==> flow/design.v <==
module top #(parameter WIDTH = 32)
(
	input				   clk,
	input				   rst,
	input 				   div_ready,
	input 				   div_datavalid_i,
	input 	   [WIDTH-1:0] div_dividend_i,
	input 	   [WIDTH-1:0] div_divisor_i,
	output reg 		 	   div_doing_o,
	output reg 		 	   div_qrvalid_o,
	output reg [WIDTH-1:0] div_quotient_o,
	output reg [WIDTH-1:0] div_remainder_o
);
reg [2*WIDTH  :0] div_remainder_r 	[WIDTH-1:0];
reg [2*WIDTH-1:0] div_divisor_r   	[WIDTH-1:0];
reg [  WIDTH-1:0] div_quotient_r  	[WIDTH-1:0];
reg               div_data_valid_r 	[WIDTH-1:0];
reg 		 	  div_qrvalid_r;
reg [WIDTH-1:0]   div_quotiento_r;
reg [WIDTH-1:0]   div_remaindero_r;
always @(posedge clk) begin
    if (rst) begin
    	div_doing_o <= 1'b0;
    end
    else if (div_qrvalid_o) begin
      	div_doing_o <= 1'b0;
    end
    else if(div_datavalid_i) begin
      	div_doing_o <= 1'b1;
    end
end
always @(posedge clk ) begin
	if (rst) begin
    	div_quotient_o 	<= 1'b0;
		div_remainder_o	<= 0;
		div_qrvalid_o	<=0;
    end
	else if (div_ready)begin
		div_quotient_o 	<= 1'b0;
		div_remainder_o	<= 0;
		div_qrvalid_o	<=0;
	end
	else if(div_qrvalid_r)begin
		div_quotient_o 	<= div_quotiento_r;
		div_remainder_o	<= div_remaindero_r;
		div_qrvalid_o	<= div_qrvalid_r;
	end
end
genvar div_m_var;
always @ (posedge clk ) begin
	if (rst) begin
		div_remainder_r	[0] <= {2*WIDTH+1{1'b0}};
		div_divisor_r  	[0] <= {2*WIDTH  {1'b0}};
		div_quotient_r 	[0] <= {  WIDTH  {1'b0}};
		div_data_valid_r[0] <=            1'b0  ;
	end else if (div_datavalid_i) begin
		if (|div_divisor_i) begin 
			div_remainder_r	[0] 	<= (div_dividend_i<<1) - (div_divisor_i<<WIDTH);
			div_divisor_r  	[0] 	<= div_divisor_i<<WIDTH;
			div_quotient_r 	[0] 	<= {  WIDTH  {1'b0}};
			div_data_valid_r[0] 	<=            1'b1  ;
		end else begin
			div_remainder_r	[0] 	<= {2*WIDTH+1{1'b0}};
			div_divisor_r  	[0] 	<= {2*WIDTH  {1'b0}};
			div_quotient_r 	[0] 	<= {  WIDTH  {1'b0}};
			div_data_valid_r[0] 	<=            1'b0  ;
		end
	end else begin
		div_remainder_r	[0]		<= {2*WIDTH+1{1'b0}};
		div_divisor_r  	[0]		<= {2*WIDTH  {1'b0}};
		div_quotient_r 	[0]		<= {  WIDTH  {1'b0}};
		div_data_valid_r[0]		<=            1'b0  ;
	end
end
generate
for (div_m_var=1;div_m_var<WIDTH;div_m_var=div_m_var+1) begin: calculate_cycle
	always @ (posedge clk ) begin
		if (rst) begin
			div_remainder_r[div_m_var] 	<= {2*WIDTH+1{1'b0}};
			div_divisor_r  [div_m_var] 	<= {2*WIDTH  {1'b0}};
			div_quotient_r [div_m_var] 	<= {  WIDTH  {1'b0}};
			div_data_valid_r[div_m_var] <=            1'b0  ;
		end else if (div_data_valid_r[div_m_var-1]) begin
			if (div_remainder_r[div_m_var-1][2*WIDTH]) begin 
				div_remainder_r[div_m_var] <= ((div_remainder_r[div_m_var-1]+div_divisor_r[div_m_var-1])<<1) - div_divisor_r[div_m_var-1];
				div_divisor_r  [div_m_var] <= div_divisor_r  [div_m_var-1];
				div_quotient_r [div_m_var] <= div_quotient_r [div_m_var-1]<<1 ;
				div_data_valid_r[div_m_var] <= div_data_valid_r[div_m_var-1];
			end else begin 
				div_remainder_r[div_m_var] <= (div_remainder_r[div_m_var-1]<<1) - div_divisor_r[div_m_var-1];
				div_divisor_r  [div_m_var] <= div_divisor_r  [div_m_var-1];
				div_quotient_r [div_m_var] <= (div_quotient_r [div_m_var-1]<<1) + 1'b1;
				div_data_valid_r[div_m_var] <= div_data_valid_r[div_m_var-1];
			end
		end else begin
			div_remainder_r[div_m_var] <= div_remainder_r[div_m_var-1];
			div_divisor_r  [div_m_var] <= div_divisor_r  [div_m_var-1];
			div_quotient_r [div_m_var] <= div_quotient_r [div_m_var-1];
			div_data_valid_r[div_m_var] <= div_data_valid_r[div_m_var-1];
		end
	end
end
endgenerate
always @ (posedge clk ) begin
	if (rst) begin
		div_remaindero_r <= {WIDTH{1'b0}};
		div_remaindero_r  <= {WIDTH{1'b0}};
		div_qrvalid_r  <=        1'b0  ;
	end else if (div_data_valid_r[WIDTH-1]) begin
		if (div_remainder_r[WIDTH-1][2*WIDTH]) begin
			div_remaindero_r <= (div_remainder_r[WIDTH-1]+div_divisor_r[WIDTH-1])>>WIDTH;
			div_quotiento_r  <= div_quotient_r [WIDTH-1]<<1;
			div_qrvalid_r  <= div_data_valid_r[WIDTH-1];
		end else begin
			div_remaindero_r <= div_remainder_r[WIDTH-1]>>WIDTH;
			div_quotiento_r  <= (div_quotient_r [WIDTH-1]<<1) + 1'b1;
			div_qrvalid_r  <= div_data_valid_r[WIDTH-1];
		end
	end else begin
			div_qrvalid_r  <= div_data_valid_r[WIDTH-1];
	end
end
endmodule
==> flow/run.sh <==
#!/bin/bash
# the make line also repeats each setting of config.mk as NAME=value (left out here)
make -C /OpenROAD-flow-scripts/flow DESIGN_CONFIG=/design/flow/config.mk WORK_HOME=/design/flow/orfs CLKGATE_MAP_FILE= finish
==> flow/config.mk <==
export PLATFORM = sky130hd
export DESIGN_NAME = top
export DESIGN_NICKNAME = top
export VERILOG_FILES = /design/flow/design.v
export SDC_FILE = /design/flow/constraint.sdc
export NUM_CORES = 4
export LEC_CHECK = 0
export ABC_AREA = 0
export CAP_MARGIN = 40
export CELL_PAD_IN_SITES_DETAIL_PLACEMENT = 1
export CELL_PAD_IN_SITES_GLOBAL_PLACEMENT = 1
export CORE_ASPECT_RATIO = 0.57
export CORE_MARGIN = 2
export CORE_UTILIZATION = 40
export CTS_CLUSTER_DIAMETER = 47
export CTS_CLUSTER_SIZE = 41
export GPL_TIMING_DRIVEN = 1
export HOLD_SLACK_MARGIN = -0.06
export MAX_ROUTING_LAYER = met4
export PLACE_DENSITY_LB_ADDON = 0.21
export SETUP_SLACK_MARGIN = -0.25
export SLEW_MARGIN = 30
export TNS_END_PERCENT = 45
==> flow/constraint.sdc <==
create_clock -name core_clock -period 4.22 [get_ports {clk}]
set_input_delay 0.8440 -clock core_clock [delete_from_list [all_inputs] [get_ports {clk}]]
set_output_delay 0.8440 -clock core_clock [all_outputs]
set_load 0.01 [all_outputs]
==> out/qor.yml, run 1 <==
clocking:
  ctsHoldBuffers: 0
  cts_tree: "built"
  cts_buffer_depth: 4
  clkTransAtPathRegs_ns: 0.08
  cts_buffers: 335
  clock_latency_ns: 1.07
  root_buffer: "clkbuf_16"
  clock_sinks: 3235
  cts_htree_levels: 5
timing:
  holdWs_ns: 0.361
  fin_skew_ns: 0.0733
  max_freq_mhz: 175
  tightest_slew_ns: 1.01
  rsz0062_at_grt: "true"
  finalHoldViolCount: 0
  maxSlewViolCount: 0
  fin_ws_ns: -1.48
  period_used_pct: 135
  slew_headroom_pct: 30.9
  min_period_ns: 5.70
  setup_viol: 579
synth:
  syn_inst: 24500
  syn_area_um2: 208000
  ys_area_um2: 208000
  synth_cell_types: 100
  mux_area_share_pct: 12.2
  synthMostInstantiatedCell: "nor2_1"
  yosys_warnings: 5
  yosysSeqAreaShare_pct: 31.2
  async_reset_ff_share_pct: 0
  top_cells_by_count: "nor2_1, dfxtp_1, ha_1, a21oi_1, mux2i_1"
  ys_ff: 3235
  yosys_cells: 24500
  ys_sh_xor_pct: 6.89
  fa_ha_area_share_pct: 12.5
  area_leaders: "dfxtp_1, ha_1, mux2i_1, nor2_1, xnor2_1"
  syn_nets: 26600
  synth-edff-count: 32
  avgSynthCellArea_um2: 8.50
  synthTopLogicFamily: "AND-OR/OR-AND gates"
  synthFlopType: "dfxtp_1"
  largest_area_cell: "dfxtp_1"
  ys_sh_aoi_pct: 17.2
  simple_gate_share_pct: 15.4
  netlist.area_leader.share_pct: 30.8
setup_path:
  reg2reg_to: "div_remainder_r[14][64]$_SDFF_PP0_"
  crit_cells: 28
  rr_startpoint: "div_remainder_r[13][32]$_SDFF_PP0_"
  slowest_delay_ns: 0.51
  critPathLaunchType: "flop"
  endpoint_kind: "flop"
  reg2reg_slack_ns: -1.48
  crit_slowest_cell: "or4b_1"
  rr_worst_depth: 28
  crit_fanout: 3
  critPathKind: "flop to flop"
  critPathBufInv: 5
  crit_end: "div_remainder_r[14][64]$_SDFF_PP0_"
  crit_family: "AND-OR/OR-AND gates"
  worstPathArrival_ns: 6.67
  path_common_cell: "buf_4"
  required_ns: 5.18
  startpoint: "div_remainder_r[13][32]$_SDFF_PP0_"
pwr:
  p_clk_w: 0.0332
  p_leak_nw: 129
  pwr_density_cell_nw_per_um2: 266
  comb_power_share_pct: 15.7
  p_seq_share_pct: 40.7
  irDropWorstVdd_uv: 317
  power_leader: "the clock network"
  swShare_pct: 29.6
  p_int_w: 0.0536
  p_sw_w: 0.0225
  pwr-share-clk_pct: 43.6
  seq_power_w: 0.0310
  pg_comb_w: 0.0119
worst_hold_path:
  min_path_cells: 2
  hp-start: "div_dividend_i[29]"
  hold_end: "div_remainder_r[0][30]$_SDFF_PP0_"
  worstHoldPathType: "input pin to flop"
placement:
  portBuffers: 133
  dp.cells: 36100
  post-dp-hpwl_um: 665000
  place_area_um2: 259000
  routabilityCongestion: 0.963
  dp_worst_setup_slack_ns: -1.54
global_route:
  grt_use_total_pct: 31.5
  first_global_vias: 208000
  grt_max_degree: 172
  grt_pass1_wl_um: 1290000
  grt_overflow_total: 0
  antenna_found_initial: 62
finish:
  nFillCells: 60100
  layoutNonFillerInstCount: 37200
  fin_util_pct: 55.0
  design_area_um2: 286000
  final_nets: 32000
  layout-area-overhead-vs-synth_pct: 37.2
  ff_latch_area_um2: 65400
  logic_area_um2: 147000
route:
  antenna_left: 0
  vias_per_cell: 5.47
  wl_per_cell_um: 22.9
  via_count: 203000
  drc: 0
  drt_iter0_markers: 16300
  drt_first_pass_iters: 6
  routed_wl_um: 853000
run_status:
  status: "failed layout checks"
  so_faults: "setup timing"
die:
  rows: 200
  die-area_um2: 527000
  fp-utilization_pct: 40.1
  num_io_pins: 134
  die_w_um: 960
  die.size.y_um: 549
  core_area_um2: 520000
flow_run:
  drv_cap: 0
  tool_warnings: 57
-- metrics by stage --
stage          setup TNS (ns)  power (W)
3_3_place_gp          -334.13     0.0411
4_1_cts               -261.59     0.0759
5_1_grt               -440.63     0.0787
3_5_place_dp          -392.28     0.0414
6_report              -308.81     0.0761
2_1_floorplan          -44.35     0.0372
-- per-layer routing --
layer	wire length (um)	vias to the layer above	track usage, %
met4	10800	0	4.00
li1	-	96800	-
met5	0	-	-
met3	69200	749	6.90
met2	317000	5269	40.6
met1	455000	101000	49.9
-- what timing repair did --
action                     4_1_cts  5_1_grt
pin swaps                     1251      696
resized                       1750      642
setup buffers                  457      185
setup endpoints to repair      520      583
-- final cells by class --
class                   instances  share of cell area (%)
diodes                         30                  0.0262
clock buffers                 361                    3.03
clock inverters               262                    1.29
inverters                    1655                    2.18
multi-input cells           18800                    51.4
flip-flops and latches       3235                    22.9
well taps                    6969                    3.05
repair buffers               5908                    16.2
==> run 2: changes to the inputs <==
ABC_AREA = unset   (was 0)
CAP_MARGIN = 20   (was 40)
CELL_PAD_IN_SITES_DETAIL_PLACEMENT = unset   (was 1)
CELL_PAD_IN_SITES_GLOBAL_PLACEMENT = unset   (was 1)
CORE_ASPECT_RATIO = unset   (was 0.57)
CORE_UTILIZATION = 70   (was 40)
CTS_CLUSTER_DIAMETER = 25   (was 47)
CTS_CLUSTER_SIZE = 36   (was 41)
GPL_TIMING_DRIVEN = unset   (was 1)
HOLD_SLACK_MARGIN = unset   (was -0.06)
MAX_ROUTING_LAYER = unset   (was met4)
PLACE_DENSITY_LB_ADDON = unset   (was 0.21)
SETUP_SLACK_MARGIN = -0.32   (was -0.25)
SLEW_MARGIN = 20   (was 30)
TNS_END_PERCENT = unset   (was 45)
clock period = 4.16 ns   (was 4.22 ns; I/O delays follow)
==> out/qor.yml, run 2 <==
synth:
  ys_area_um2: 208000  # unchanged
  avgSynthCellArea_um2: 8.50  # unchanged
  yosys_cells: 24500  # unchanged
  ys_ff: 3235  # unchanged
  ys_sh_aoi_pct: 17.2  # unchanged
  synthTopLogicFamily: "AND-OR/OR-AND gates"  # unchanged
  synthMostInstantiatedCell: "nor2_1"  # unchanged
  area_leaders: "dfxtp_1, ha_1, mux2i_1, nor2_1, xnor2_1"  # unchanged
  yosys_warnings: 5  # unchanged
  fa_ha_area_share_pct: 12.5  # unchanged
  synth_cell_types: 100  # unchanged
  synthFlopType: "dfxtp_1"  # unchanged
  top_cells_by_count: "nor2_1, dfxtp_1, ha_1, a21oi_1, mux2i_1"  # unchanged
  yosysSeqAreaShare_pct: 31.2  # unchanged
  mux_area_share_pct: 12.2  # unchanged
  netlist.area_leader.share_pct: 30.8  # unchanged
  syn_inst: 24500  # unchanged
  ys_sh_xor_pct: 6.89  # unchanged
  simple_gate_share_pct: 15.4  # unchanged
  syn_nets: 26600  # unchanged
  largest_area_cell: "dfxtp_1"  # unchanged
  async_reset_ff_share_pct: 0  # unchanged
  syn_area_um2: 208000  # unchanged
  synth-edff-count: 32  # unchanged
die:
  fp-utilization_pct: 70.3  # was 40.1%
  rows: 200  # unchanged
  die.size.y_um: 550  # was 549 um
  die-area_um2: 302000  # was 527000 um^2
  num_io_pins: 134  # unchanged
  core_area_um2: 297000  # was 520000 um^2
  die_w_um: 550  # was 960 um
run_status:
  status: "stopped before the end"  # was failed layout checks
  stop_stage: "global routing (5_1_grt)"
  first-error: "[ERROR GRT-0116] Global routing finished with congestion. Check the congestion regions in the DRC Viewer."
clocking:
  root_buffer: "clkbuf_16"  # unchanged
  cts_htree_levels: 6  # was 5
  cts_buffer_depth: 4  # unchanged
  cts_buffers: 708  # was 335
  clock_sinks: 3235  # unchanged
global_route:
  grt_overflow_total: 8495
  grt_use_total_pct: 93.9
placement:
  routabilityCongestion: 0.987  # was 0.963
  portBuffers: 133  # unchanged
  place_area_um2: 251000  # was 259000 um^2
  post-dp-hpwl_um: 484000  # was 665000 um
## run 2: layer usage
metal,track usage (%),overflow
met1,89.6,305
met5,65.3,40
met2,107,5205
met3,83.4,379
met4,101,2566
## run 2: timing repair
action	CTS
hold buffers	0
pin swaps	1013
endpoints found under the setup margin	574
gates resized	1392
setup buffers	374
## run 2: metrics by stage
step	utilization (%)	instances	worst slack, ns	setup TNS [ns]
after CTS	96.3	34200	-1.41	-351.27
after detailed placement	84.6	32500	-1.34	-304.49
after global placement	84.6	32500	-1.27	-235.82
after floorplan	-	24500	-0.945	-57.21
==> run 3: changes to the inputs <==
ABC_AREA = 0   (was unset)
CELL_PAD_IN_SITES_DETAIL_PLACEMENT = 1   (was unset)
CELL_PAD_IN_SITES_GLOBAL_PLACEMENT = 2   (was unset)
CORE_ASPECT_RATIO = 1.66   (was unset)
CORE_UTILIZATION = 40   (was 70)
CTS_CLUSTER_DIAMETER = 47   (was 25)
CTS_CLUSTER_SIZE = unset   (was 36)
GPL_TIMING_DRIVEN = 1   (was unset)
MAX_ROUTING_LAYER = met5   (was unset)
PLACE_DENSITY_LB_ADDON = 0.21   (was unset)
SETUP_SLACK_MARGIN = -0.25   (was -0.32)
SLEW_MARGIN = 35   (was 20)
clock period = 7.5 ns   (was 4.16 ns; I/O delays follow)
==> out/qor.yml, run 3 <==
worst_hold_path:
  hold_end: "div_quotiento_r[7]$_DFFE_PP_"
  hp-start: "div_quotient_r[31][6]$_SDFF_PP0_"
  worstHoldPathType: "flop to flop"
  min_path_cells: 0
setup_path:
  rr_startpoint: "div_remainder_r[1][32]$_SDFF_PP0_"
  crit_end: "div_remainder_r[2][64]$_SDFF_PP0_"
  crit_fanout: 4
  required_ns: 8.45
  path_common_cell: "a31oi_1"
  endpoint_kind: "flop"
  reg2reg_to: "div_remainder_r[2][64]$_SDFF_PP0_"
  startpoint: "div_remainder_r[1][32]$_SDFF_PP0_"
  crit_slowest_cell: "or4b_1"
  critPathBufInv: 1
  crit_cells: 25
  slowest_delay_ns: 0.54
  critPathLaunchType: "flop"
  crit_family: "AND-OR/OR-AND gates"
  critPathKind: "flop to flop"
  rr_worst_depth: 25
  reg2reg_slack_ns: 1.21
  worstPathArrival_ns: 7.24
synth:
  yosys_cells: 24500  # unchanged
  ys_sh_xor_pct: 6.89  # unchanged
  synthTopLogicFamily: "AND-OR/OR-AND gates"  # unchanged
  fa_ha_area_share_pct: 12.5  # unchanged
  ys_ff: 3235  # unchanged
  netlist.area_leader.share_pct: 30.8  # unchanged
  yosysSeqAreaShare_pct: 31.2  # unchanged
  ys_area_um2: 208000  # unchanged
  largest_area_cell: "dfxtp_1"  # unchanged
  synth-edff-count: 32  # unchanged
  avgSynthCellArea_um2: 8.50  # unchanged
  ys_sh_aoi_pct: 17.2  # unchanged
  synthMostInstantiatedCell: "nor2_1"  # unchanged
  simple_gate_share_pct: 15.4  # unchanged
  synthFlopType: "dfxtp_1"  # unchanged
  yosys_warnings: 5  # unchanged
  mux_area_share_pct: 12.2  # unchanged
  synth_cell_types: 100  # unchanged
  top_cells_by_count: "nor2_1, dfxtp_1, ha_1, a21oi_1, mux2i_1"  # unchanged
  area_leaders: "dfxtp_1, ha_1, mux2i_1, nor2_1, xnor2_1"  # unchanged
  async_reset_ff_share_pct: 0  # unchanged
  syn_inst: 24500  # unchanged
  syn_nets: 26600  # unchanged
  syn_area_um2: 208000  # unchanged
timing:
  rsz0062_at_grt: "false"
  finalHoldViolCount: 0
  max_freq_mhz: 159
  period_used_pct: 83.9
  maxSlewViolCount: 0
  slew_headroom_pct: 33.6
  tightest_slew_ns: 0.969
  fin_tns_setup_ns: 0
  min_period_ns: 6.29
  fin_skew_ns: 0.0979
  setup_viol: 0
route:
  drt_first_pass_iters: 6
  vias_per_cell: 5.54
  wl_per_cell_um: 22.7
  drt_iter0_markers: 5865
  drc: 0
  routed_wl_um: 719000
  via_count: 175000
  antenna_left: 0
run_status:
  status: "timing/DRC/antenna clean"  # was stopped before the end
global_route:
  grt_pass1_wl_um: 1090000
  antenna_found_initial: 39
  grt_max_degree: 188
  first_global_vias: 191000
  grt_overflow_total: 0
  grt_use_total_pct: 26.6
clocking:
  root_buffer: "clkbuf_16"  # unchanged
  cts_tree: "built"
  cts_buffer_depth: 4  # unchanged
  clock_latency_ns: 1.09
  ctsHoldBuffers: 0  # unchanged
  clock_sinks: 3235  # unchanged
  postCtsSetupBuffers: 0  # was 374
  clkTransAtPathRegs_ns: 0.07
  cts_buffers: 384  # was 708
  cts_htree_levels: 5  # was 6
  cts-resized-gates: 0  # was 1392
pwr:
  irDropWorstVdd_uv: 210
  p_leak_nw: 98.5
  pwr-share-clk_pct: 48.1
  pg_comb_w: 0.00394
  p_sw_w: 0.0109
  p_clk_w: 0.0199
  pwr_density_cell_nw_per_um2: 179
  comb_power_share_pct: 9.6
  p_seq_share_pct: 42.3
  power_leader: "the clock network"
  seq_power_w: 0.0175
  swShare_pct: 26.3
  p_int_w: 0.0304
finish:
  fin_util_pct: 44.4
  final_nets: 26500
  layout-area-overhead-vs-synth_pct: 10.6
placement:
  routabilityCongestion: 0.918  # was 0.987
  portBuffers: 133  # unchanged
  post-dp-hpwl_um: 588000  # was 484000 um
flow_run:
  drv_cap: 0
  tool_warnings: 66
die:
  fp-utilization_pct: 40.1  # was 70.3%
  die_w_um: 564  # was 550 um
  rows: 341  # was 200
  num_io_pins: 134  # unchanged
  core_area_um2: 519000  # was 297000 um^2
  die-area_um2: 527000  # was 302000 um^2
  die.size.y_um: 934  # was 550 um
==> run 3: metal layers <==
metal / wire length, um / global-route usage [%]
met5: 67 / 0
met4: 68700 / 22.3
met3: 15300 / 2.53
met2: 415000 / 55.9
met1: 220000 / 21.2
==> run 3: per-stage QoR <==
stage,setup WS (ns),cell area (um^2),cells,hold slack [ns],total power [W]
finish,1.21,231000,31600,0.404,0.0413
global route,0.707,231000,31600,0.409,0.0429
CTS,1.23,230000,31500,0.404,0.0418
detailed placement,1.29,217000,30800,0.390,0.0218
global placement,1.30,217000,30800,0.387,0.0218
floorplan,1.98,208000,24500,0.386,0.0209
==> run 3: area by class of cell <==
class,instances,area (um^2)
antenna,65,163
clock buffer,469,10400
clock inverter,244,3230
fill,61000,289000
inverter,1655,6220
multi-input combinational,18800,134000
sequential,3235,65200
tap,6860,8580
timing repair buffer,282,2710
==> run 4: changes to the inputs <==
CAP_MARGIN = 40   (was 20)
HOLD_SLACK_MARGIN = -0.06   (was unset)
MAX_ROUTING_LAYER = met4   (was met5)
==> out/qor.yml, run 4 <==
synth:
  syn_nets: 26600  # unchanged
  ys_area_um2: 208000  # unchanged
  fa_ha_area_share_pct: 12.5  # unchanged
  simple_gate_share_pct: 15.4  # unchanged
  top_cells_by_count: "nor2_1, dfxtp_1, ha_1, a21oi_1, mux2i_1"  # unchanged
  mux_area_share_pct: 12.2  # unchanged
  avgSynthCellArea_um2: 8.50  # unchanged
  async_reset_ff_share_pct: 0  # unchanged
  synth-edff-count: 32  # unchanged
  ys_sh_aoi_pct: 17.2  # unchanged
  area_leaders: "dfxtp_1, ha_1, mux2i_1, nor2_1, xnor2_1"  # unchanged
  syn_inst: 24500  # unchanged
  synthTopLogicFamily: "AND-OR/OR-AND gates"  # unchanged
  largest_area_cell: "dfxtp_1"  # unchanged
  yosys_cells: 24500  # unchanged
  yosysSeqAreaShare_pct: 31.2  # unchanged
  synth_cell_types: 100  # unchanged
  syn_area_um2: 208000  # unchanged
  synthMostInstantiatedCell: "nor2_1"  # unchanged
  netlist.area_leader.share_pct: 30.8  # unchanged
  synthFlopType: "dfxtp_1"  # unchanged
  ys_ff: 3235  # unchanged
  yosys_warnings: 5  # unchanged
  ys_sh_xor_pct: 6.89  # unchanged
global_route:
  grt_pass1_wl_um: 1090000  # about the same
  first_global_vias: 191000  # about the same
  grt_max_degree: 177  # was 188
  grt_overflow_total: 0  # unchanged
  grt_use_total_pct: 27.5  # was 26.6%
  antenna_found_initial: 41  # was 39
pwr:
  seq_power_w: 0.0175  # about the same
  p_clk_w: 0.0196  # was 0.0199 W
  p_seq_share_pct: 42.5  # was 42.3%
  pwr-share-clk_pct: 47.8  # was 48.1%
  total_power_w: 0.0411  # was 0.0413 W
  irDropWorstVdd_uv: 212  # was 210 uV
  p_int_w: 0.0302  # was 0.0304 W
  p_sw_w: 0.0109  # about the same
  swShare_pct: 26.6  # was 26.3%
  pg_comb_w: 0.00398  # was 0.00394 W
  power_leader: "the clock network"  # unchanged
  p_leak_nw: 98.6  # was 98.5 nW
  comb_power_share_pct: 9.7  # was 9.6%
  pwr_density_cell_nw_per_um2: 178  # was 179 nW/um^2
worst_hold_path:
  min_path_cells: 0  # unchanged
  worstHoldPathType: "flop to flop"  # unchanged
  hold_end: "div_quotiento_r[17]$_DFFE_PP_"  # was div_quotiento_r[7]$_DFFE_PP_
  hp-start: "div_quotient_r[31][16]$_SDFF_PP0_"  # was div_quotient_r[31][6]$_SDFF_PP0_
die:
  die.size.y_um: 934  # unchanged
  die-area_um2: 527000  # unchanged
  fp-utilization_pct: 40.1  # unchanged
  num_io_pins: 134  # unchanged
  rows: 341  # unchanged
  core_area_um2: 519000  # unchanged
  die_w_um: 564  # unchanged
route:
  wl_per_cell_um: 22.8  # was 22.7 um
  drt_iter0_markers: 5499  # was 5865
  routed_wl_um: 722000  # was 719000 um
  drt_first_pass_iters: 5  # was 6
  drc: 0  # unchanged
  vias_per_cell: 5.53  # was 5.54
  via_count: 175000  # about the same
  antenna_left: 0  # unchanged
timing:
  fin_tns_setup_ns: 0  # unchanged
  tightest_slew_ns: 1.00  # was 0.969 ns
  fin_skew_ns: 0.0796  # was 0.0979 ns
  rsz0062_at_grt: "false"  # unchanged
  finalHoldViolCount: 0  # unchanged
  period_used_pct: 84.4  # was 83.9%
  fin_ws_ns: 1.17  # was 1.21 ns
  setup_viol: 0  # unchanged
  min_period_ns: 6.33  # was 6.29 ns
  max_freq_mhz: 158  # was 159 MHz
  slew_headroom_pct: 33.1  # was 33.6%
  maxSlewViolCount: 0  # unchanged
finish:
  layout-area-overhead-vs-synth_pct: 10.6  # about the same
  final_nets: 26500  # about the same
  design_area_um2: 231000  # about the same
  layoutNonFillerInstCount: 31600  # about the same
clocking:
  cts_tree: "built"  # unchanged
  cts_htree_levels: 5  # unchanged
  clock_sinks: 3235  # unchanged
  cts-resized-gates: 0  # unchanged
  clock_latency_ns: 1.09  # about the same
  postCtsSetupBuffers: 0  # unchanged
  ctsHoldBuffers: 0  # unchanged
  clkTransAtPathRegs_ns: 0.06  # was 0.07 ns
  cts_buffers: 387  # was 384
  root_buffer: "clkbuf_16"  # unchanged
  cts_buffer_depth: 4  # unchanged
setup_path:
  reg2reg_to: "div_remainder_r[2][64]$_SDFF_PP0_"  # unchanged
  startpoint: "div_divisor_r[1][32]$_SDFF_PP0_"  # was div_remainder_r[1][32]$_SDFF_PP0_
  path_common_cell: "a31oi_1"  # unchanged
  critPathKind: "flop to flop"  # unchanged
  crit_slowest_cell: "or4b_1"  # unchanged
  slowest_delay_ns: 0.54  # about the same
  crit_cells: 25  # unchanged
  required_ns: 8.42  # was 8.45 ns
  critPathBufInv: 1  # unchanged
  worstPathArrival_ns: 7.26  # was 7.24 ns
  crit_fanout: 4  # unchanged
  endpoint_kind: "flop"  # unchanged
  critPathLaunchType: "flop"  # unchanged
  rr_worst_depth: 25  # unchanged
  crit_end: "div_remainder_r[2][64]$_SDFF_PP0_"  # unchanged
  rr_startpoint: "div_divisor_r[1][32]$_SDFF_PP0_"  # was div_remainder_r[1][32]$_SDFF_PP0_
  crit_family: "AND-OR/OR-AND gates"  # unchanged
  reg2reg_slack_ns: 1.17  # was 1.21 ns
flow_run:
  tool_warnings: 66  # unchanged
  drv_cap: 0  # unchanged
placement:
  post-dp-hpwl_um: 592000  # was 588000 um
  dp_worst_setup_slack_ns: 1.25  # was 1.29 ns
  place_area_um2: 217000  # about the same
  routabilityCongestion: 0.905  # was 0.918
  dp.cells: 30800  # about the same
  portBuffers: 133  # unchanged
run_status:
  status: "timing/DRC/antenna clean"  # unchanged
run 4: layout make-up:
cell class,count,area [um^2]
antenna,55,138
clock buffer,490,10700
clock inverter,230,2840
fill,61000,289000
inverter,1655,6220
multi-input combinational,18800,134000
sequential,3235,65200
tap,6860,8580
timing repair buffer,295,2880
run 4: routing by layer:
layer,vias to the layer above,part of all wire [%],global-route usage (%)
met5,-,0,-
met4,0,9.5,22.3
met3,2132,2.0,2.53
met2,2507,58,56.3
met1,84500,30,21.2
li1,85500,-,-
run 4: per-stage QoR:
stage,util (%),hold slack (ns)
after global routing,44.4,0.412
after floorplan,-,0.386
after CTS,44.4,0.407
final,44.4,0.404
after detailed placement,41.8,0.391
after global placement,41.7,0.387
==> run 5: changes to the inputs <==
CAP_MARGIN = 20   (was 40)
CELL_PAD_IN_SITES_GLOBAL_PLACEMENT = 1   (was 2)
CORE_ASPECT_RATIO = 1.37   (was 1.66)
CORE_UTILIZATION = 20   (was 40)
CTS_CLUSTER_DIAMETER = unset   (was 47)
GPL_ROUTABILITY_DRIVEN = 0   (was unset)
GPL_TIMING_DRIVEN = 0   (was 1)
HOLD_SLACK_MARGIN = unset   (was -0.06)
MAX_ROUTING_LAYER = met5   (was met4)
MIN_ROUTING_LAYER = met1   (was unset)
PLACE_DENSITY_LB_ADDON = 0.16   (was 0.21)
SETUP_SLACK_MARGIN = unset   (was -0.25)
SLEW_MARGIN = 0   (was 35)
clock period = 7.75 ns   (was 7.5 ns; I/O delays follow)
==> out/qor.yml, run 5 <==
finish:
  layoutNonFillerInstCount: 39400  # was 31600
  final_nets: 27300  # was 26500
  design_area_um2: 242000  # was 231000 um^2
  layout-area-overhead-vs-synth_pct: 16.3  # was 10.6%
pwr:
  p_seq_share_pct: 41.7  # was 42.5%
  pwr-share-clk_pct: 47.3  # was 47.8%
  comb_power_share_pct: 11.0  # was 9.7%
  seq_power_w: 0.0169  # was 0.0175 W
  swShare_pct: 27.0  # was 26.6%
  p_sw_w: 0.0109  # about the same
  power_leader: "the clock network"  # unchanged
  total_power_w: 0.0406  # was 0.0411 W
  p_int_w: 0.0296  # was 0.0302 W
  irDropWorstVdd_uv: 167  # was 212 uV
  pg_comb_w: 0.00445  # was 0.00398 W
  p_leak_nw: 99.5  # was 98.6 nW
  pwr_density_cell_nw_per_um2: 167  # was 178 nW/um^2
  p_clk_w: 0.0192  # was 0.0196 W
synth:
  synthFlopType: "dfxtp_1"  # unchanged
  ys_area_um2: 208000  # unchanged
  avgSynthCellArea_um2: 8.50  # unchanged
  synth_cell_types: 100  # unchanged
  yosys_warnings: 5  # unchanged
  async_reset_ff_share_pct: 0  # unchanged
  synth-edff-count: 32  # unchanged
  largest_area_cell: "dfxtp_1"  # unchanged
  top_cells_by_count: "nor2_1, dfxtp_1, ha_1, a21oi_1, mux2i_1"  # unchanged
  syn_area_um2: 208000  # unchanged
  yosysSeqAreaShare_pct: 31.2  # unchanged
  area_leaders: "dfxtp_1, ha_1, mux2i_1, nor2_1, xnor2_1"  # unchanged
  ys_sh_xor_pct: 6.89  # unchanged
  netlist.area_leader.share_pct: 30.8  # unchanged
  fa_ha_area_share_pct: 12.5  # unchanged
  synthMostInstantiatedCell: "nor2_1"  # unchanged
  ys_ff: 3235  # unchanged
  syn_inst: 24500  # unchanged
  synthTopLogicFamily: "AND-OR/OR-AND gates"  # unchanged
  ys_sh_aoi_pct: 17.2  # unchanged
  syn_nets: 26600  # unchanged
  mux_area_share_pct: 12.2  # unchanged
  simple_gate_share_pct: 15.4  # unchanged
  yosys_cells: 24500  # unchanged
timing:
  fin_skew_ns: 0.202  # was 0.0796 ns
  max_freq_mhz: 137  # was 158 MHz
  rsz0062_at_grt: "false"  # unchanged
  tightest_slew_ns: 1.28  # was 1.00 ns
  setup_viol: 0  # unchanged
  min_period_ns: 7.31  # was 6.33 ns
  fin_tns_setup_ns: 0  # unchanged
  period_used_pct: 94.3  # was 84.4%
  finalHoldViolCount: 0  # unchanged
  slew_headroom_pct: 15.0  # was 33.1%
  maxSlewViolCount: 0  # unchanged
setup_path:
  critPathLaunchType: "flop"  # unchanged
  worstPathArrival_ns: 8.34  # was 7.26 ns
  path_common_cell: "o21ai_0"  # was a31oi_1
  slowest_delay_ns: 0.64  # was 0.54 ns
  reg2reg_to: "div_remainder_r[10][64]$_SDFF_PP0_"  # was div_remainder_r[2][64]$_SDFF_PP0_
  rr_worst_depth: 28  # was 25
  crit_fanout: 5  # was 4
  crit_end: "div_remainder_r[10][64]$_SDFF_PP0_"  # was div_remainder_r[2][64]$_SDFF_PP0_
  critPathKind: "flop to flop"  # unchanged
  crit_slowest_cell: "o21ai_0"  # was or4b_1
  startpoint: "div_divisor_r[9][32]$_SDFF_PP0_"  # was div_divisor_r[1][32]$_SDFF_PP0_
  endpoint_kind: "flop"  # unchanged
  critPathBufInv: 1  # unchanged
  required_ns: 8.78  # was 8.42 ns
  reg2reg_slack_ns: 0.44  # was 1.17 ns
  crit_family: "AND-OR/OR-AND gates"  # unchanged
  rr_startpoint: "div_divisor_r[9][32]$_SDFF_PP0_"  # was div_divisor_r[1][32]$_SDFF_PP0_
  crit_cells: 28  # was 25
clocking:
  cts_tree: "built"  # unchanged
  root_buffer: "clkbuf_16"  # unchanged
  postCtsSetupBuffers: 0  # unchanged
  clkTransAtPathRegs_ns: 0.06  # about the same
  clock_latency_ns: 1.14  # was 1.09 ns
  ctsHoldBuffers: 0  # unchanged
  cts_buffer_depth: 5  # was 4
  clock_sinks: 3235  # unchanged
  cts-resized-gates: 0  # unchanged
  cts_buffers: 395  # was 387
  cts_htree_levels: 5  # unchanged
global_route:
  grt_use_total_pct: 17.3  # was 27.5%
  first_global_vias: 195000  # was 191000
  grt_pass1_wl_um: 1340000  # was 1090000 um
  grt_overflow_total: 0  # unchanged
  grt_max_degree: 33  # was 177
  antenna_found_initial: 67  # was 41
die:
  die.size.y_um: 1200  # was 934 um
  die-area_um2: 1050000  # was 527000 um^2
  rows: 439  # was 341
  num_io_pins: 134  # unchanged
  fp-utilization_pct: 20.0  # was 40.1%
  die_w_um: 876  # was 564 um
  core_area_um2: 1040000  # was 519000 um^2
worst_hold_path:
  worstHoldPathType: "flop to flop"  # unchanged
  hp-start: "div_quotient_r[31][17]$_SDFF_PP0_"  # was div_quotient_r[31][16]$_SDFF_PP0_
  min_path_cells: 0  # unchanged
  hold_end: "div_quotiento_r[18]$_DFFE_PP_"  # was div_quotiento_r[17]$_DFFE_PP_
placement:
  post-dp-hpwl_um: 804000  # was 592000 um
  dp.cells: 38700  # was 30800
  place_area_um2: 229000  # was 217000 um^2
  portBuffers: 132  # was 133
flow_run:
  tool_warnings: 26  # was 66
  drv_cap: 0  # unchanged
route:
  drt_iter0_markers: 6325  # was 5499
  routed_wl_um: 938000  # was 722000 um
  drc: 0  # unchanged
  antenna_left: 0  # unchanged
  wl_per_cell_um: 23.8  # was 22.8 um
  drt_first_pass_iters: 7  # was 5
  via_count: 177000  # was 175000
  vias_per_cell: 4.49  # was 5.53
run_status:
  status: "timing/DRC/antenna clean"  # unchanged
-- run 5: per-layer routing --
layer / vias up / routed length [um] / track usage [%]
met4: 8 / 52900 / 8.37
li1: 87100 / - / -
met2: 2224 / 537000 / 36.3
met5: - / 64 / 0
met1: 86200 / 327000 / 16.4
met3: 1354 / 21000 / 1.58
-- run 5: cell type report --
type	count	area, um^2
buffer	851	3330
antenna	36	90.1
clock inverter	191	2200
tap	13900	17400
fill	123000	799000
multi-input combinational	18800	134000
clock buffer	512	11000
sequential	3235	65100
timing repair buffer	232	3110
inverter	1655	6210
-- run 5: through the flow --
| stage | setup WS (ns) | hold WS, ns | util, % |
|---|---|---|---|
| after detailed placement | 0.426 | 0.390 | 22.0 |
| after CTS | 0.404 | 0.353 | 23.3 |
| after global routing | 0.140 | 0.353 | 23.3 |
| after global placement | -6.69 | 0.390 | 21.8 |
| final | 0.443 | 0.355 | 23.3 |
| after floorplan | 2.23 | 0.386 | - |
==> run 6: changes to the inputs <==
ABC_AREA = unset   (was 0)
CELL_PAD_IN_SITES_DETAIL_PLACEMENT = unset   (was 1)
CELL_PAD_IN_SITES_GLOBAL_PLACEMENT = unset   (was 1)
CORE_ASPECT_RATIO = unset   (was 1.37)
CORE_UTILIZATION = 40   (was 20)
GPL_ROUTABILITY_DRIVEN = unset   (was 0)
GPL_TIMING_DRIVEN = unset   (was 0)
MAX_ROUTING_LAYER = unset   (was met5)
MIN_ROUTING_LAYER = unset   (was met1)
PLACE_DENSITY_LB_ADDON = unset   (was 0.16)
SETUP_SLACK_MARGIN = 0.96   (was unset)
SLEW_MARGIN = 20   (was 0)
clock period = 6.58 ns   (was 7.75 ns; I/O delays follow)
==> out/qor.yml, run 6 <==
die:
  rows: 265  # was 439
  core_area_um2: 520000  # was 1040000 um^2
  num_io_pins: 134  # unchanged
  die.size.y_um: 726  # was 1200 um
  die_w_um: 726  # was 876 um
  fp-utilization_pct: 40.1  # was 20.0%
  die-area_um2: 527000  # was 1050000 um^2
synth:
  largest_area_cell: "dfxtp_1"  # unchanged
  syn_nets: 26600  # unchanged
  mux_area_share_pct: 12.2  # unchanged
  area_leaders: "dfxtp_1, ha_1, mux2i_1, nor2_1, xnor2_1"  # unchanged
  ys_ff: 3235  # unchanged
  netlist.area_leader.share_pct: 30.8  # unchanged
  synth_cell_types: 100  # unchanged
  ys_area_um2: 208000  # unchanged
  async_reset_ff_share_pct: 0  # unchanged
  synthMostInstantiatedCell: "nor2_1"  # unchanged
  synth-edff-count: 32  # unchanged
  avgSynthCellArea_um2: 8.50  # unchanged
  syn_area_um2: 208000  # unchanged
  yosysSeqAreaShare_pct: 31.2  # unchanged
  ys_sh_aoi_pct: 17.2  # unchanged
  simple_gate_share_pct: 15.4  # unchanged
  fa_ha_area_share_pct: 12.5  # unchanged
  synthFlopType: "dfxtp_1"  # unchanged
  syn_inst: 24500  # unchanged
  ys_sh_xor_pct: 6.89  # unchanged
  yosys_cells: 24500  # unchanged
  synthTopLogicFamily: "AND-OR/OR-AND gates"  # unchanged
  yosys_warnings: 5  # unchanged
  top_cells_by_count: "nor2_1, dfxtp_1, ha_1, a21oi_1, mux2i_1"  # unchanged
pwr:
  pwr-share-clk_pct: 46.5  # was 47.3%
  seq_power_w: 0.0199  # was 0.0169 W
  p_leak_nw: 99.1  # was 99.5 nW
  swShare_pct: 24.9  # was 27.0%
  p_clk_w: 0.0213  # was 0.0192 W
  total_power_w: 0.0459  # was 0.0406 W
  p_seq_share_pct: 43.4  # was 41.7%
  p_int_w: 0.0345  # was 0.0296 W
  comb_power_share_pct: 10.2  # was 11.0%
  p_sw_w: 0.0115  # was 0.0109 W
  power_leader: "the clock network"  # unchanged
  pg_comb_w: 0.00467  # was 0.00445 W
  pwr_density_cell_nw_per_um2: 197  # was 167 nW/um^2
  irDropWorstVdd_uv: 234  # was 167 uV
finish:
  final_nets: 26500  # was 27300
  nFillCells: 51500  # was 123000
  layout-area-overhead-vs-synth_pct: 11.8  # was 16.3%
  design_area_um2: 233000  # was 242000 um^2
placement:
  dp_worst_setup_slack_ns: 0.447  # was 0.426 ns
  post-dp-hpwl_um: 434000  # was 804000 um
  routabilityCongestion: 0.890
  portBuffers: 133  # was 132
  place_area_um2: 217000  # was 229000 um^2
clocking:
  cts_buffers: 361  # was 395
  cts_tree: "built"  # unchanged
  clock_latency_ns: 1.01  # was 1.14 ns
  root_buffer: "clkbuf_16"  # unchanged
  clkTransAtPathRegs_ns: 0.06  # about the same
  cts_buffer_depth: 4  # was 5
  clock_sinks: 3235  # unchanged
  cts_htree_levels: 5  # unchanged
setup_path:
  crit_end: "div_remainder_r[14][64]$_SDFF_PP0_"  # was div_remainder_r[10][64]$_SDFF_PP0_
  crit_slowest_cell: "or4b_1"  # was o21ai_0
  slowest_delay_ns: 0.52  # was 0.64 ns
  reg2reg_slack_ns: 0.96  # was 0.44 ns
  rr_startpoint: "div_divisor_r[13][32]$_SDFF_PP0_"  # was div_divisor_r[9][32]$_SDFF_PP0_
  reg2reg_to: "div_remainder_r[14][64]$_SDFF_PP0_"  # was div_remainder_r[10][64]$_SDFF_PP0_
  endpoint_kind: "flop"  # unchanged
  crit_cells: 26  # was 28
  startpoint: "div_divisor_r[13][32]$_SDFF_PP0_"  # was div_divisor_r[9][32]$_SDFF_PP0_
  critPathBufInv: 1  # unchanged
  required_ns: 7.47  # was 8.78 ns
  rr_worst_depth: 26  # was 28
  critPathKind: "flop to flop"  # unchanged
  crit_family: "AND-OR/OR-AND gates"  # unchanged
  worstPathArrival_ns: 6.50  # was 8.34 ns
  crit_fanout: 4  # was 5
  critPathLaunchType: "flop"  # unchanged
route:
  antenna_left: 0  # unchanged
  drt_first_pass_iters: 6  # was 7
  wl_per_cell_um: 17.4  # was 23.8 um
  vias_per_cell: 5.34  # was 4.49
  drt_iter0_markers: 8559  # was 6325
  via_count: 169000  # was 177000
  routed_wl_um: 552000  # was 938000 um
  drc: 0  # unchanged
global_route:
  grt_max_degree: 220  # was 33
  grt_overflow_total: 0  # unchanged
  antenna_found_initial: 16  # was 67
  grt_use_total_pct: 19.9  # was 17.3%
  first_global_vias: 165000  # was 195000
  grt_pass1_wl_um: 873000  # was 1340000 um
run_status:
  status: "timing/DRC/antenna clean"  # unchanged
timing:
  finalHoldViolCount: 0  # unchanged
  period_used_pct: 85.4  # was 94.3%
  fin_skew_ns: 0.0769  # was 0.202 ns
  rsz0062_at_grt: "true"  # was false
  slew_headroom_pct: 21.1  # was 15.0%
  fin_tns_setup_ns: 0  # unchanged
  setup_viol: 0  # unchanged
  fin_ws_ns: 0.961  # was 0.443 ns
  min_period_ns: 5.62  # was 7.31 ns
  max_freq_mhz: 178  # was 137 MHz
  maxSlewViolCount: 0  # unchanged
  tightest_slew_ns: 1.17  # was 1.28 ns
flow_run:
  tool_warnings: 56  # was 26
  drv_cap: 0  # unchanged
worst_hold_path:
  min_path_cells: 0  # unchanged
  worstHoldPathType: "flop to flop"  # unchanged
  hp-start: "div_quotient_r[31][2]$_SDFF_PP0_"  # was div_quotient_r[31][17]$_SDFF_PP0_
  hold_end: "div_quotiento_r[3]$_DFFE_PP_"  # was div_quotiento_r[18]$_DFFE_PP_
## run 6: cell type report
cell class	count	area (um^2)	share of cell area (%)
well taps	6942	8690	3.73
inverters	1655	6220	2.67
repair buffers	386	3390	1.46
clock inverters	168	2360	1.01
clock buffers	491	10400	4.48
diodes	2	5.00	0.00215
multi-input cells	18800	137000	58.7
flip-flops and latches	3235	65200	28.0
## run 6: timing repair
action,in CTS,in global routing
setup buffers,19,87
setup endpoints to repair,65,203
hold buffers,0,0
resized,148,528
pin swaps,44,266
## run 6: through the flow
step | utilization, % | hold WS, ns | instances
final | 44.8 | 0.401 | 31700
after floorplan | - | 0.386 | 24500
after detailed placement | 41.7 | 0.389 | 30900
after CTS | 44.3 | 0.402 | 31600
after global placement | 41.7 | 0.388 | 30900
after global routing | 44.8 | 0.407 | 31700
## run 6: per-layer routing
layer  track usage (%)  share of wire [%]
met5                 0                  0
met4              6.37                3.3
met3              1.88                3.4
met2              35.8                 49
met1              24.9                 44
==> run 7: changes to the inputs <==
CORE_UTILIZATION = 62   (was 40)
SETUP_SLACK_MARGIN = unset   (was 0.96)
clock period = 4.86 ns   (was 6.58 ns; I/O delays follow)
==> out/qor.yml, run 7 <==
setup_path:
  critPathBufInv: 1  # unchanged
  slowest_delay_ns: 0.50  # was 0.52 ns
  endpoint_kind: "flop"  # unchanged
  crit_slowest_cell: "or4b_1"  # unchanged
  crit_fanout: 4  # unchanged
  crit_end: "div_remainder_r[14][64]$_SDFF_PP0_"  # unchanged
  critPathKind: "flop to flop"  # unchanged
  required_ns: 5.71  # was 7.47 ns
  critPathLaunchType: "flop"  # unchanged
  rr_startpoint: "div_remainder_r[13][32]$_SDFF_PP0_"  # was div_divisor_r[13][32]$_SDFF_PP0_
  crit_family: "AND-OR/OR-AND gates"  # unchanged
  startpoint: "div_remainder_r[13][32]$_SDFF_PP0_"  # was div_divisor_r[13][32]$_SDFF_PP0_
  reg2reg_to: "div_remainder_r[14][64]$_SDFF_PP0_"  # unchanged
  crit_cells: 26  # unchanged
  reg2reg_slack_ns: -0.56  # was 0.96 ns
  worstPathArrival_ns: 6.27  # was 6.50 ns
  rr_worst_depth: 26  # unchanged
  path_common_cell: "o21a_1"
synth:
  ys_sh_aoi_pct: 17.2  # unchanged
  synth-edff-count: 32  # unchanged
  syn_inst: 24500  # unchanged
  yosysSeqAreaShare_pct: 31.2  # unchanged
  synthTopLogicFamily: "AND-OR/OR-AND gates"  # unchanged
  fa_ha_area_share_pct: 12.5  # unchanged
  yosys_cells: 24500  # unchanged
  mux_area_share_pct: 12.2  # unchanged
  synthFlopType: "dfxtp_1"  # unchanged
  async_reset_ff_share_pct: 0  # unchanged
  netlist.area_leader.share_pct: 30.8  # unchanged
  syn_area_um2: 208000  # unchanged
  synth_cell_types: 100  # unchanged
  yosys_warnings: 5  # unchanged
  ys_area_um2: 208000  # unchanged
  ys_ff: 3235  # unchanged
  syn_nets: 26600  # unchanged
  ys_sh_xor_pct: 6.89  # unchanged
  synthMostInstantiatedCell: "nor2_1"  # unchanged
  area_leaders: "dfxtp_1, ha_1, mux2i_1, nor2_1, xnor2_1"  # unchanged
  avgSynthCellArea_um2: 8.50  # unchanged
  simple_gate_share_pct: 15.4  # unchanged
  largest_area_cell: "dfxtp_1"  # unchanged
  top_cells_by_count: "nor2_1, dfxtp_1, ha_1, a21oi_1, mux2i_1"  # unchanged
finish:
  design_area_um2: 259000  # was 233000 um^2
  layout-area-overhead-vs-synth_pct: 24.1  # was 11.8%
  final_nets: 29400  # was 26500
pwr:
  p_sw_w: 0.0157  # was 0.0115 W
  p_seq_share_pct: 43.2  # was 43.4%
  pwr_density_cell_nw_per_um2: 241  # was 197 nW/um^2
  p_leak_nw: 114  # was 99.1 nW
  p_clk_w: 0.0273  # was 0.0213 W
  total_power_w: 0.0623  # was 0.0459 W
  swShare_pct: 25.1  # was 24.9%
  pg_comb_w: 0.00803  # was 0.00467 W
  comb_power_share_pct: 12.9  # was 10.2%
  irDropWorstVdd_uv: 454  # was 234 uV
  pwr-share-clk_pct: 43.9  # was 46.5%
  p_int_w: 0.0466  # was 0.0345 W
  seq_power_w: 0.0269  # was 0.0199 W
  power_leader: "the clock network"  # unchanged
clocking:
  cts_buffers: 343  # was 361
  ctsHoldBuffers: 0  # unchanged
  clock_sinks: 3235  # unchanged
  root_buffer: "clkbuf_16"  # unchanged
  clock_latency_ns: 0.98  # was 1.01 ns
  cts_htree_levels: 5  # unchanged
  cts_tree: "built"  # unchanged
  clkTransAtPathRegs_ns: 0.06  # about the same
  cts_buffer_depth: 4  # unchanged
worst_hold_path:
  worstHoldPathType: "flop to flop"  # unchanged
  hp-start: "div_quotient_r[31][2]$_SDFF_PP0_"  # unchanged
  min_path_cells: 0  # unchanged
  hold_end: "div_quotiento_r[3]$_DFFE_PP_"  # unchanged
global_route:
  grt_max_degree: 195  # was 220
  grt_pass1_wl_um: 910000  # was 873000 um
  grt_overflow_total: 0  # unchanged
  first_global_vias: 180000  # was 165000
  grt_use_total_pct: 32.0  # was 19.9%
  antenna_found_initial: 6  # was 16
placement:
  dp_worst_setup_slack_ns: -0.744  # was 0.447 ns
  post-dp-hpwl_um: 440000  # was 434000 um
  portBuffers: 133  # unchanged
  routabilityCongestion: 0.960  # was 0.890
  place_area_um2: 233000  # was 217000 um^2
timing:
  maxSlewViolCount: 0  # unchanged
  slew_headroom_pct: 19.3  # was 21.1%
  tightest_slew_ns: 1.20  # was 1.17 ns
  setup_viol: 90  # was 0
  period_used_pct: 111  # was 85.4%
  rsz0062_at_grt: "true"  # unchanged
  fin_skew_ns: 0.0541  # was 0.0769 ns
  max_freq_mhz: 185  # was 178 MHz
  fin_ws_ns: -0.557  # was 0.961 ns
  finalHoldViolCount: 0  # unchanged
  min_period_ns: 5.42  # was 5.62 ns
route:
  wl_per_cell_um: 18.2  # was 17.4 um
  drt_iter0_markers: 10700  # was 8559
  routed_wl_um: 582000  # was 552000 um
  vias_per_cell: 5.77  # was 5.34
  drc: 0  # unchanged
  drt_first_pass_iters: 6  # unchanged
  antenna_left: 0  # unchanged
  via_count: 184000  # was 169000
die:
  die.size.y_um: 584  # was 726 um
  fp-utilization_pct: 62.4  # was 40.1%
  die-area_um2: 341000  # was 527000 um^2
  die_w_um: 584  # was 726 um
  num_io_pins: 134  # unchanged
  core_area_um2: 334000  # was 520000 um^2
  rows: 212  # was 265
flow_run:
  drv_cap: 0  # unchanged
  tool_warnings: 71  # was 56
run_status:
  so_faults: "setup timing"
  status: "failed layout checks"  # was timing/DRC/antenna clean
==> run 7: what timing repair did <==
action / CTS / global route
pin swaps: 758 / 1173
gates resized: 988 / 1314
setup endpoints to repair: 279 / 363
buffers inserted: 261 / 237
==> run 7: final cells by class <==
class | instances | area (um^2)
Antenna cell | 4 | 10.0
Clock buffer | 448 | 9630
Multi-Input combinational cell | 18800 | 145000
Inverter | 1655 | 6230
Fill cell | 24300 | 75300
Clock inverter | 182 | 2230
Sequential cell | 3235 | 65300
Tap cell | 4387 | 5490
Timing Repair Buffer | 3221 | 25200
==> run 7: stage by stage <==
step / cells / hold slack, ns / TNS [ns] / utilization, %
floorplan: 24500 / 0.386 / -1.03 / -
CTS: 31700 / 0.402 / -8.52 / 75.2
detailed placement: 30900 / 0.389 / -61.15 / 69.8
global placement: 30900 / 0.386 / -47.01 / 69.8
global route: 31900 / 0.404 / -51.08 / 77.5
finish: 31900 / 0.400 / -12.85 / 77.5
==> run 7: metal layers <==
layer | share of wire, % | vias up | global-route usage [%] | wire [um]
met3 | 4.3 | 1361 | 3.82 | 24800
li1 | - | 91500 | - | -
met2 | 50 | 4080 | 57.9 | 290000
met5 | 0 | - | 0 | 0
met1 | 42 | 87300 | 38.5 | 243000
met4 | 4.0 | 0 | 12.3 | 23600
==> run 8: changes to the inputs <==
ABC_AREA = 1   (was unset)
CELL_PAD_IN_SITES_DETAIL_PLACEMENT = 2   (was unset)
CORE_ASPECT_RATIO = 1.66   (was unset)
CORE_UTILIZATION = 40   (was 62)
CTS_CLUSTER_DIAMETER = 245   (was unset)
GPL_TIMING_DRIVEN = 0   (was unset)
MAX_ROUTING_LAYER = met5   (was unset)
PLACE_DENSITY_LB_ADDON = 0.21   (was unset)
SLEW_MARGIN = 35   (was 20)
clock period = 7.5 ns   (was 4.86 ns; I/O delays follow)
==> out/qor.yml, run 8 <==
run_status:
  status: "stopped before the end"  # was failed layout checks
  stop_stage: "global routing (5_1_grt)"
  first-error: "[ERROR GRT-0116] Global routing finished with congestion. Check the congestion regions in the DRC Viewer."
die:
  fp-utilization_pct: 40.2  # was 62.4%
  die.size.y_um: 989  # was 584 um
  num_io_pins: 134  # unchanged
  rows: 361  # was 212
  core_area_um2: 582000  # was 334000 um^2
  die-area_um2: 591000  # was 341000 um^2
  die_w_um: 598  # was 584 um
clocking:
  cts_htree_levels: 5  # unchanged
  root_buffer: "clkbuf_16"  # unchanged
  cts-resized-gates: 0  # was 988
  clock_sinks: 3235  # unchanged
  postCtsSetupBuffers: 0  # was 261
  ctsHoldBuffers: 0  # unchanged
  cts_buffer_depth: 4  # unchanged
  cts_buffers: 339  # was 343
synth:
  ys_sh_aoi_pct: 18.4  # was 17.2%
  synthTopLogicFamily: "simple AND/OR/NAND/NOR gates"  # was AND-OR/OR-AND gates
  mux_area_share_pct: 0  # was 12.2%
  synth_cell_types: 56  # was 100
  syn_area_um2: 234000  # was 208000 um^2
  synth-edff-count: 32  # unchanged
  synthMostInstantiatedCell: "nand2_1"  # was nor2_1
  syn_inst: 37000  # was 24500
  synthFlopType: "dfxtp_1"  # unchanged
  yosys_cells: 37000  # was 24500
  syn_nets: 39100  # was 26600
  avgSynthCellArea_um2: 6.32  # was 8.50 um^2
  simple_gate_share_pct: 29.7  # was 15.4%
  area_leaders: "dfxtp_1, nand2_1, ha_1, nor2_1, inv_1"  # was dfxtp_1, ha_1, mux2i_1, nor2_1, xnor2_1
  ys_sh_xor_pct: 3.80  # was 6.89%
  top_cells_by_count: "nand2_1, nor2_1, inv_1, o21ai_0, dfxtp_1"  # was nor2_1, dfxtp_1, ha_1, a21oi_1, mux2i_1
  ys_area_um2: 234000  # was 208000 um^2
  netlist.area_leader.share_pct: 27.4  # was 30.8%
  fa_ha_area_share_pct: 11.2  # was 12.5%
  ys_ff: 3235  # unchanged
  yosysSeqAreaShare_pct: 27.8  # was 31.2%
  async_reset_ff_share_pct: 0  # unchanged
  yosys_warnings: 5  # unchanged
  largest_area_cell: "dfxtp_1"  # unchanged
placement:
  place_area_um2: 246000  # was 233000 um^2
  portBuffers: 133  # unchanged
  dp.cells: 44800  # was 30900
  post-dp-hpwl_um: 1270000  # was 440000 um
  routabilityCongestion: 1.08  # was 0.960
global_route:
  grt_use_total_pct: 69.8
  grt_overflow_total: 3078
-- run 8: metal layers --
layer | overflow | GRT usage, %
met5 | 20 | 17.5
met4 | 1022 | 78.0
met3 | 85 | 46.2
met1 | 52 | 65.1
met2 | 1899 | 94.8
-- run 8: stage by stage --
step,hold slack (ns),setup slack (ns)
2_1_floorplan,0.386,3.44
3_3_place_gp,0.387,-1.90
3_5_place_dp,0.390,1.81
4_1_cts,0.410,1.63
==> run 9: changes to the inputs <==
ABC_AREA = unset   (was 1)
CELL_PAD_IN_SITES_DETAIL_PLACEMENT = unset   (was 2)
CORE_ASPECT_RATIO = unset   (was 1.66)
CORE_UTILIZATION = 70   (was 40)
CTS_CLUSTER_DIAMETER = 99   (was 245)
CTS_CLUSTER_SIZE = 47   (was unset)
GPL_TIMING_DRIVEN = unset   (was 0)
MAX_ROUTING_LAYER = unset   (was met5)
PLACE_DENSITY_LB_ADDON = unset   (was 0.21)
SLEW_MARGIN = 20   (was 35)
clock period = 3.85 ns   (was 7.5 ns; I/O delays follow)
==> out/qor.yml, run 9 <==
synth:
  async_reset_ff_share_pct: 0  # unchanged
  yosys_cells: 24500  # was 37000
  mux_area_share_pct: 12.2  # was 0%
  top_cells_by_count: "nor2_1, dfxtp_1, ha_1, a21oi_1, mux2i_1"  # was nand2_1, nor2_1, inv_1, o21ai_0, dfxtp_1
  netlist.area_leader.share_pct: 30.8  # was 27.4%
  fa_ha_area_share_pct: 12.5  # was 11.2%
  avgSynthCellArea_um2: 8.50  # was 6.32 um^2
  ys_ff: 3235  # unchanged
  synthMostInstantiatedCell: "nor2_1"  # was nand2_1
  syn_inst: 24500  # was 37000
  simple_gate_share_pct: 15.4  # was 29.7%
  ys_sh_aoi_pct: 17.2  # was 18.4%
  syn_area_um2: 208000  # was 234000 um^2
  syn_nets: 26600  # was 39100
  yosys_warnings: 5  # unchanged
  area_leaders: "dfxtp_1, ha_1, mux2i_1, nor2_1, xnor2_1"  # was dfxtp_1, nand2_1, ha_1, nor2_1, inv_1
  yosysSeqAreaShare_pct: 31.2  # was 27.8%
  synthTopLogicFamily: "AND-OR/OR-AND gates"  # was simple AND/OR/NAND/NOR gates
  synth-edff-count: 32  # unchanged
  largest_area_cell: "dfxtp_1"  # unchanged
  synthFlopType: "dfxtp_1"  # unchanged
  synth_cell_types: 100  # was 56
  ys_area_um2: 208000  # was 234000 um^2
  ys_sh_xor_pct: 6.89  # was 3.80%
placement:
  place_area_um2: 259000  # was 246000 um^2
  post-dp-hpwl_um: 509000  # was 1270000 um
  dp_worst_setup_slack_ns: -1.64  # was 1.81 ns
  routabilityCongestion: 0.980  # was 1.08
  portBuffers: 133  # unchanged
  dp.cells: 33100  # was 44800
clocking:
  cts_htree_levels: 3  # was 5
  root_buffer: "clkbuf_16"  # unchanged
  clock_sinks: 3235  # unchanged
  ctsHoldBuffers: 0  # unchanged
  cts_buffers: 123  # was 339
  cts_buffer_depth: 4  # unchanged
die:
  die_w_um: 550  # was 598 um
  die-area_um2: 302000  # was 591000 um^2
  core_area_um2: 297000  # was 582000 um^2
  fp-utilization_pct: 70.3  # was 40.2%
  num_io_pins: 134  # unchanged
  die.size.y_um: 550  # was 989 um
  rows: 200  # was 361
run_status:
  first-error: "[ERROR GRT-0232] Routing congestion too high. Check the congestion heatmap in the GUI."  # was [ERROR GRT-0116] Global routing finished with congestion. Check the congestion regions in the DRC Viewer.
  stop_stage: "global routing (5_1_grt)"  # unchanged
  status: "stopped before the end"  # unchanged
global_route:
  grt_use_total_pct: 67.5
  grt_overflow_total: 575
run 9: timing repair:
action / in CTS
endpoints found under the setup margin: 667
setup buffers: 316
pin swaps: 768
resized: 789
run 9: layer usage:
layer / GRT usage (%) / overflow
met5: 28.9 / 10
met3: 47.9 / 86
met4: 64.5 / 166
met2: 88.8 / 232
met1: 66.7 / 81
run 9: stage by stage:
step                      utilization (%)  TNS [ns]
after CTS                            91.1   -451.69
after global placement               87.3   -343.32
after detailed placement             87.3   -438.04
after floorplan                         -   -119.04
==> run 10: changes to the inputs <==
ABC_AREA = 1   (was unset)
CELL_PAD_IN_SITES_DETAIL_PLACEMENT = 1   (was unset)
CORE_ASPECT_RATIO = 1.66   (was unset)
CORE_UTILIZATION = 40   (was 70)
CTS_CLUSTER_DIAMETER = 47   (was 99)
CTS_CLUSTER_SIZE = unset   (was 47)
GPL_TIMING_DRIVEN = 1   (was unset)
MAX_ROUTING_LAYER = met5   (was unset)
PLACE_DENSITY_LB_ADDON = 0.21   (was unset)
SLEW_MARGIN = 35   (was 20)
clock period = 7.5 ns   (was 3.85 ns; I/O delays follow)
==> out/qor.yml, run 10 <==
synth:
  area_leaders: "dfxtp_1, nand2_1, ha_1, nor2_1, inv_1"  # was dfxtp_1, ha_1, mux2i_1, nor2_1, xnor2_1
  largest_area_cell: "dfxtp_1"  # unchanged
  async_reset_ff_share_pct: 0  # unchanged
  ys_sh_xor_pct: 3.80  # was 6.89%
  synthMostInstantiatedCell: "nand2_1"  # was nor2_1
  synth_cell_types: 56  # was 100
  fa_ha_area_share_pct: 11.2  # was 12.5%
  yosys_cells: 37000  # was 24500
  yosys_warnings: 5  # unchanged
  ys_area_um2: 234000  # was 208000 um^2
  top_cells_by_count: "nand2_1, nor2_1, inv_1, o21ai_0, dfxtp_1"  # was nor2_1, dfxtp_1, ha_1, a21oi_1, mux2i_1
  syn_inst: 37000  # was 24500
  yosysSeqAreaShare_pct: 27.8  # was 31.2%
  synthFlopType: "dfxtp_1"  # unchanged
  simple_gate_share_pct: 29.7  # was 15.4%
  syn_nets: 39100  # was 26600
  mux_area_share_pct: 0  # was 12.2%
  syn_area_um2: 234000  # was 208000 um^2
  ys_ff: 3235  # unchanged
  netlist.area_leader.share_pct: 27.4  # was 30.8%
  synthTopLogicFamily: "simple AND/OR/NAND/NOR gates"  # was AND-OR/OR-AND gates
  synth-edff-count: 32  # unchanged
  ys_sh_aoi_pct: 18.4  # was 17.2%
  avgSynthCellArea_um2: 6.32  # was 8.50 um^2
worst_hold_path:
  worstHoldPathType: "flop to flop"
  hold_end: "div_quotiento_r[19]$_DFFE_PP_"
  min_path_cells: 0
  hp-start: "div_quotient_r[31][18]$_SDFF_PP0_"
die:
  die_w_um: 598  # was 550 um
  die.size.y_um: 989  # was 550 um
  core_area_um2: 582000  # was 297000 um^2
  fp-utilization_pct: 40.2  # was 70.3%
  rows: 361  # was 200
  die-area_um2: 591000  # was 302000 um^2
  num_io_pins: 134  # unchanged
route:
  vias_per_cell: 5.56
  via_count: 248000
  routed_wl_um: 1050000
  drt_first_pass_iters: 6
  antenna_left: 0
  drc: 0
  wl_per_cell_um: 23.6
  drt_iter0_markers: 13000
global_route:
  grt_pass1_wl_um: 1560000
  first_global_vias: 263000
  busiest_layer: "met2"
  use_met3_pct: 3.49
  antenna_found_initial: 41
  grt_use_total_pct: 34.3
  grt_max_degree: 199
  grtUsageMet2_pct: 64.1
  grt_overflow_total: 0
  grtUsageMet1_pct: 34.1
timing:
  setup_viol: 0
  slew_headroom_pct: 30.1
  min_period_ns: 5.10
  maxSlewViolCount: 0
  rsz0062_at_grt: "false"
  period_used_pct: 68.0
  max_freq_mhz: 196
  fin_tns_setup_ns: 0
  fin_ws_ns: 2.40
  fin_skew_ns: 0.0937
  finalHoldViolCount: 0
  tightest_slew_ns: 1.05
  holdWs_ns: 0.404
finish:
  ff_latch_area_um2: 65100
  logic_area_um2: 148000
  fin_util_pct: 44.0
  layout-area-overhead-vs-synth_pct: 9.51
  nFillCells: 77500
  final_nets: 38800
  layoutNonFillerInstCount: 44700
setup_path:
  path_common_cell: "a21oi_1"
  crit_cells: 21
  worstPathArrival_ns: 6.01
  crit_slowest_cell: "o21ai_0"
  reg2reg_to: "div_remainder_r[3][62]$_SDFF_PP0_"
  rr_startpoint: "div_divisor_r[2][32]$_SDFF_PP0_"
  reg2reg_slack_ns: 2.40
  endpoint_kind: "flop"
  slowest_delay_ns: 0.76
  crit_chain: "ha_1 > inv_1 > fa_1 > inv_1 > nand3_1 > nand2_1 > a21oi_1 > o21ai_1 > nand3_1 > nand3_1 > xnor2_1 > o21ai_0 > ha_1 > a21oi_1 > o21ai_0 > nand2_1 > a21oi_1 > nor3_1 > a21oi_1 > o21ai_0 > inv_1"
  startpoint: "div_divisor_r[2][32]$_SDFF_PP0_"
  critPathBufInv: 3
  required_ns: 8.41
  crit_family: "AND-OR/OR-AND gates"
  rr_worst_depth: 21
  crit_fanout: 5
  crit_end: "div_remainder_r[3][62]$_SDFF_PP0_"
  critPathKind: "flop to flop"
  critPathLaunchType: "flop"
flow_run:
  drv_cap: 0
  tool_warnings: 60
clocking:
  postCtsSetupBuffers: 0  # was 316
  cts_buffers: 374  # was 123
  cts_htree_levels: 5  # was 3
  clock_sinks: 3235  # unchanged
  clkTransAtPathRegs_ns: 0.07
  ctsHoldBuffers: 0  # unchanged
  cts_tree: "built"
  cts-resized-gates: 0  # was 789
  cts_buffer_depth: 4  # unchanged
  root_buffer: "clkbuf_16"  # unchanged
  clock_latency_ns: 1.01
pwr:
  p_clk_w: 0.0197
  p_seq_share_pct: 42.9
  p_int_w: 0.0296
  p_sw_w: 0.0111
  comb_power_share_pct: 8.8
  swShare_pct: 27.3
  power_leader: "the clock network"
  seq_power_w: 0.0175
  irDropWorstVdd_uv: 208
  p_leak_nw: 128
  pg_comb_w: 0.00359
  pwr_density_cell_nw_per_um2: 159
  pwr-share-clk_pct: 48.3
placement:
  dp_worst_setup_slack_ns: 2.63  # was -1.64 ns
  dp.cells: 43900  # was 33100
  routabilityCongestion: 1.03  # was 0.980
  post-dp-hpwl_um: 872000  # was 509000 um
  portBuffers: 133  # unchanged
run_status:
  status: "timing/DRC/antenna clean"  # was stopped before the end
[run 10: per-stage QoR]
| step | area [um^2] | total power (W) |
|---|---|---|
| 2_1_floorplan | 234000 | 0.0202 |
| 3_5_place_dp | 243000 | 0.0214 |
| 4_1_cts | 256000 | 0.0410 |
| 3_3_place_gp | 243000 | 0.0213 |
| 5_1_grt | 256000 | 0.0421 |
| 6_report | 256000 | 0.0407 |
[run 10: per-layer routing]
metal / vias up / share of wire [%]
li1: 120000 / -
met1: 119000 / 36
met2: 6374 / 51
met3: 3541 / 3.5
met4: 22 / 9.5
met5: - / 0.015
[run 10: layout make-up]
type / count / share of cell area [%]
Inverter: 4678 / 6.86
Antenna cell: 21 / 0.0205
Tap cell: 7623 / 3.72
Clock buffer: 468 / 4.05
Multi-Input combinational cell: 28100 / 57.6
Timing Repair Buffer: 308 / 1.13
Clock inverter: 231 / 1.20
Sequential cell: 3235 / 25.4
Power is estimated from default activity; no workload was simulated.
